==> inputs of 09-11 <==
// ahb_to_apb_bridge
module ahb_to_apb_bridge
#(
        parameter AHB_AW = 32,
        parameter APB_AW = 32,
        parameter AHB_DW = 32,
        parameter APB_DW = 8,
        parameter FIFO_SIZE = 8
)
(
        HCLK,        
        HRESETn,     
        HADDR,       
        HSIZE,       
        HWDATA,      
        HWRITE,      
        HRDATA,      
        HREADY,      
        HRESP,       
        HSELAPB,     
        PADDR,       
        PSEL,        
        PENABLE,     
        PWRITE,      
        PWDATA,      
        PRDATA,      
        PREADY,      
        PSLVERR      
);
clock: 2.91 ns
lec_check: 0
abc_area: 1
cap_margin: 20
cell_pad_in_sites_global_placement: 0
core_aspect_ratio: 0.87
core_margin: 2
core_utilization: 72
cts_cluster_diameter: 42
cts_cluster_size: 29
max_routing_layer: met4
place_density: 0.64
setup_slack_margin: -0.28
slew_margin: 20
run.sh (not shown) runs the stock make flow with config.mk's settings and CLKGATE_MAP_FILE=.
==> inputs of 10-28, as changes to 09-11 <==
==> flow/config.mk (replaced) <==
export PLATFORM = sky130hd
export DESIGN_NAME = ahb_to_apb_bridge
export DESIGN_NICKNAME = ahb_to_apb_bridge
export VERILOG_FILES = /design/flow/design.v
export SDC_FILE = /design/flow/constraint.sdc
export NUM_CORES = 4
export LEC_CHECK = 0
export CAP_MARGIN = 20
export CORE_MARGIN = 2
export CORE_UTILIZATION = 40
export SETUP_SLACK_MARGIN = -0.49
export SLEW_MARGIN = 20
==> flow/constraint.sdc (replaced) <==
create_clock -name core_clock -period 5.23 [get_ports {HCLK}]
set_input_delay 1.0460 -clock core_clock [delete_from_list [all_inputs] [get_ports {HCLK}]]
set_output_delay 1.0460 -clock core_clock [all_outputs]
set_load 0.01 [all_outputs]
==> inputs of 05-07, as changes to 09-11 <==
==> flow/config.mk (replaced) <==
export PLATFORM = sky130hd
export DESIGN_NAME = ahb_to_apb_bridge
export DESIGN_NICKNAME = ahb_to_apb_bridge
export VERILOG_FILES = /design/flow/design.v
export SDC_FILE = /design/flow/constraint.sdc
export NUM_CORES = 4
export LEC_CHECK = 0
export ABC_AREA = 1
export CAP_MARGIN = 20
export CORE_ASPECT_RATIO = 1.33
export CORE_MARGIN = 2
export CORE_UTILIZATION = 72
export CTS_CLUSTER_DIAMETER = 345
export CTS_CLUSTER_SIZE = 10
export PLACE_DENSITY = 0.42
export SLEW_MARGIN = 20
==> flow/constraint.sdc (replaced) <==
create_clock -name core_clock -period 2.37 [get_ports {HCLK}]
set_input_delay 0.4740 -clock core_clock [delete_from_list [all_inputs] [get_ports {HCLK}]]
set_output_delay 0.4740 -clock core_clock [all_outputs]
set_load 0.01 [all_outputs]
==> inputs of 10-16, as changes to 09-11 <==
==> flow/config.mk (replaced) <==
export PLATFORM = sky130hd
export DESIGN_NAME = ahb_to_apb_bridge
export DESIGN_NICKNAME = ahb_to_apb_bridge
export VERILOG_FILES = /design/flow/design.v
export SDC_FILE = /design/flow/constraint.sdc
export NUM_CORES = 4
export LEC_CHECK = 0
export CAP_MARGIN = 20
export CORE_MARGIN = 2
export CORE_UTILIZATION = 72
export CTS_CLUSTER_DIAMETER = 352
export CTS_CLUSTER_SIZE = 31
export SLEW_MARGIN = 20
==> flow/constraint.sdc (replaced) <==
create_clock -name core_clock -period 2.9 [get_ports {HCLK}]
set_input_delay 0.5800 -clock core_clock [delete_from_list [all_inputs] [get_ports {HCLK}]]
set_output_delay 0.5800 -clock core_clock [all_outputs]
set_load 0.01 [all_outputs]
==> comparison <==
Count of clock-buffer cells in the layout: 09-11 is higher than 10-16 (14). Clock skew, lowest first: 10-28, 10-16, 09-11. Against 10-16, the hold slack of 09-11 is lower by 0.37 ns. 10-28 completed with no timing, DRC or antenna violations. 09-11 completed and failed the layout checks on setup timing. 05-07 never finished: it broke off in global routing (5_1_grt), error GRT-0232. 10-16 finished but fails on setup timing. Via count, highest first: 09-11, 10-16, 10-28.

==> run M: inputs <==
Starting RTL as in the previous note.
// ahb_to_apb_bridge
module ahb_to_apb_bridge
#(
        parameter AHB_AW = 32,
        parameter APB_AW = 32,
        parameter AHB_DW = 32,
        parameter APB_DW = 8,
        parameter FIFO_SIZE = 8
)
(
        HCLK,        
        HRESETn,     
        HADDR,       
        HSIZE,       
        HWDATA,      
        HWRITE,      
        HRDATA,      
        HREADY,      
        HRESP,       
        HSELAPB,     
        PADDR,       
        PSEL,        
        PENABLE,     
        PWRITE,      
        PWDATA,      
        PRDATA,      
        PREADY,      
        PSLVERR      
);
localparam RATIO = AHB_DW / APB_DW;
input                   HCLK;
input                   HRESETn;
input [(AHB_AW-1):0]    HADDR;
input [2:0]             HSIZE;
input [(AHB_DW-1):0]    HWDATA;
input                   HWRITE;
input                   HSELAPB;
output [(AHB_DW-1):0]   HRDATA;
output                  HREADY;
output                  HRESP;
input [(APB_DW-1):0]    PRDATA;
input                   PREADY;
input                   PSLVERR;
output [(APB_AW-1):0]   PADDR;
output                  PSEL;
output                  PENABLE;
output                  PWRITE;
output [(APB_DW-1):0]   PWDATA;
wire                    w_hwrite_ahb_to_apb;
wire [AHB_DW - 1 : 0]   w_hrdata_apb_to_ahb;
wire [AHB_AW - 1 : 0]   w_haddr;
wire [2:0]              w_hsize;
  ...
clock: 7.14 ns
lec_check: 0
abc_area: 0
cap_margin: 40
cell_pad_in_sites_detail_placement: 1
cell_pad_in_sites_global_placement: 2
core_aspect_ratio: 0.52
core_margin: 10
core_utilization: 49
cts_cluster_diameter: 42
cts_cluster_size: 78
max_routing_layer: met5
place_density_lb_addon: 0.26
setup_slack_margin: 0.74
slew_margin: 10
tns_end_percent: 80
==> inputs of run P, as changes to run M <==
- ABC_AREA: 0 -> default
- CAP_MARGIN: 40 -> 0
- CELL_PAD_IN_SITES_DETAIL_PLACEMENT: 1 -> default
- CELL_PAD_IN_SITES_GLOBAL_PLACEMENT: 2 -> default
- CORE_ASPECT_RATIO: 0.52 -> default
- CORE_MARGIN: 10 -> 2
- CORE_UTILIZATION: 49 -> 72
- CTS_CLUSTER_DIAMETER: 42 -> 93
- CTS_CLUSTER_SIZE: 78 -> 14
- MAX_ROUTING_LAYER: met5 -> default
- PLACE_DENSITY_LB_ADDON: 0.26 -> default
- SETUP_SLACK_MARGIN: 0.74 -> 0.45
- SLEW_MARGIN: 10 -> 20
- TNS_END_PERCENT: 80 -> default
==> flow/constraint.sdc (replaced) <==
create_clock -name core_clock -period 2.9 [get_ports {HCLK}]
set_input_delay 0.5800 -clock core_clock [delete_from_list [all_inputs] [get_ports {HCLK}]]
set_output_delay 0.5800 -clock core_clock [all_outputs]
set_load 0.01 [all_outputs]
==> inputs of run D, as changes to run M <==
- ABC_AREA: 0 -> 1
- CAP_MARGIN: 40 -> 20
- CELL_PAD_IN_SITES_DETAIL_PLACEMENT: 1 -> default
- CORE_ASPECT_RATIO: 0.52 -> 1.44
- CORE_MARGIN: 10 -> 9
- CTS_CLUSTER_SIZE: 78 -> 29
- MAX_ROUTING_LAYER: met5 -> met4
- SETUP_SLACK_MARGIN: 0.74 -> default
- SLEW_MARGIN: 10 -> 20
- TNS_END_PERCENT: 80 -> default
==> flow/constraint.sdc (replaced) <==
create_clock -name core_clock -period 6.94 [get_ports {HCLK}]
set_input_delay 1.3880 -clock core_clock [delete_from_list [all_inputs] [get_ports {HCLK}]]
set_output_delay 1.3880 -clock core_clock [all_outputs]
set_load 0.01 [all_outputs]
==> ds_physical_params.txt <==
Implementation parameters

Parameter                              Value

Synth
  Chip Area, Yosys    0.02810 mm²
  Top cell type's share of synthesized area    57.27%

GRT
  Met2 demand-to-capacity share in global routing    40.15%

Placed design
  Detailed placer's ending HPWL    44.93 mm

Power
  Clock network power    3.47 mW

STA
  Max Freq    189.9 MHz
  Fin crit share    75.88%

Layout
  Final Util    57.47%

Drt
  1st-iter DRT viols    1,478
  Vias post-DR    19,250

Die
  Core utilization before placement    49.88%
  Die Width    217.6 µm

Status
  Result of the run    finished clean
[end of results for run D]
==> ds_physical_params.txt <==
Implementation parameters

Parameter                              Value

Layout
  Final Util    89.92%

STA
  Fin crit share    133.5%
  Minimum setup slack in the final design    -0.9707 ns
  Setup violations, final    617

Status
  Layout violations      negative setup slack
  Result of the run    complete, but fails checks

Die
  Die Width    196.9 µm
[end of results for run P]
==> ds_physical_params.txt <==
Implementation parameters

Parameter                              Value

Die
  Core utilization before placement    49.84%

Status
  Result of the run    finished clean

Power
  Clock network power    2.87 mW

Drt
  1st-iter DRT viols    1,538

Placed design
  Detailed placer's ending HPWL    43.33 mm

Synth
  Top cell type's share of synthesized area    60.10%
  Chip Area, Yosys    0.02678 mm²

GRT
  Met2 demand-to-capacity share in global routing    30.13%
[end of results for run M]

==> v21 <==
Starting RTL as in the previous note.
Settings: LEC_CHECK=0, CAP_MARGIN=10, CORE_MARGIN=2, CORE_UTILIZATION=66, MAX_ROUTING_LAYER=met5, MIN_ROUTING_LAYER=met1, PLACE_DENSITY_LB_ADDON=0.23, SETUP_SLACK_MARGIN=-0.52, SLEW_MARGIN=20, TNS_END_PERCENT=75; clock period 6.47 ns.
==> v13 (differences from v21) <==
CAP_MARGIN = 20   (was 10)
CORE_UTILIZATION = 72   (was 66)
HOLD_SLACK_MARGIN = -0.08   (was not set)
MAX_ROUTING_LAYER = not set   (was met5)
MIN_ROUTING_LAYER = not set   (was met1)
PLACE_DENSITY_LB_ADDON = not set   (was 0.23)
SETUP_SLACK_MARGIN = -0.35   (was -0.52)
TNS_END_PERCENT = not set   (was 75)
==> flow/constraint.sdc (replaced) <==
create_clock -name core_clock -period 4.19 [get_ports {HCLK}]
set_input_delay 0.8380 -clock core_clock [delete_from_list [all_inputs] [get_ports {HCLK}]]
set_output_delay 0.8380 -clock core_clock [all_outputs]
set_load 0.01 [all_outputs]
==> v18 (differences from v21) <==
CAP_MARGIN = 0   (was 10)
CORE_UTILIZATION = 72   (was 66)
CTS_CLUSTER_DIAMETER = 93   (was not set)
HOLD_SLACK_MARGIN = -0.09   (was not set)
MAX_ROUTING_LAYER = not set   (was met5)
MIN_ROUTING_LAYER = not set   (was met1)
PLACE_DENSITY_LB_ADDON = not set   (was 0.23)
SETUP_SLACK_MARGIN = -0.27   (was -0.52)
TNS_END_PERCENT = not set   (was 75)
==> flow/constraint.sdc (replaced) <==
create_clock -name core_clock -period 2.9 [get_ports {HCLK}]
set_input_delay 0.5800 -clock core_clock [delete_from_list [all_inputs] [get_ports {HCLK}]]
set_output_delay 0.5800 -clock core_clock [all_outputs]
set_load 0.01 [all_outputs]
==> comparison table <==
item	v13	v21	v18
Status	complete, but fails checks	no timing/DRC/antenna violations	complete, but fails checks
Violated checks	setup timing	-	setup timing
Final weighted congestion in routability-driven placement	0.8518	0.8388	0.8507
Hold Startpoint	-	APB.hready_detector.in_delay	INTERNAL_LOGIC.START_READ_TRANSFER.in_delay
Routed wire length	62430 um	59050 um	67920 um
Post-CTS setup-driven buffer insertion count	0	0	11
Setup slack after placement	0.5041 ns	1.802 ns	-0.3294 ns
Setup slack after layout	-0.1713 ns	1.209 ns	-0.7114 ns
Capturing point of the worst reg2reg path	FIFO_MEMORY.fifo_mem_hwdata_r[1][7]	FIFO_MEMORY.fifo_mem_hwdata_r[6][24]	APB.o_PADDR[17]
Period utilisation layout	104.1%	81.32%	124.5%
Area used by multi-input combinational logic	7044 sq um	7044 sq um	7133 sq um
Worst Hold End	-	APB.hready_detector.out	INTERNAL_LOGIC.START_READ_TRANSFER.out
Total met3 wirelength after detailed routing	6033 um	4830 um	7243 um
Total die size	38750 sq um	42200 sq um	38750 sq um
Reported clock group power	5.91 mW	3.80 mW	8.12 mW
Floorplan utilization	73.15%	67.10%	73.15%
Floorplan row count	70	73	70
Startpoint of the worst register-to-register path	FIFO_MEMORY.r_ptr_r[1]	FIFO_MEMORY.r_ptr_r[1]	FIFO_MEMORY.r_ptr_r[0]
Maximum fanout along the worst path	28	36	7
Total power per unit cell area	520.0 nW/um^2	336.1 nW/um^2	717.8 nW/um^2
# fillers	1587	2100	1400
Horiz. Die Dim	196.9 um	205.4 um	196.9 um
Remaining max-slew budget at the tightest pin	41.01%	24.13%	30.32%
Antenna Diode Count	0	0	1
Power is estimated from default activity; no workload was simulated.
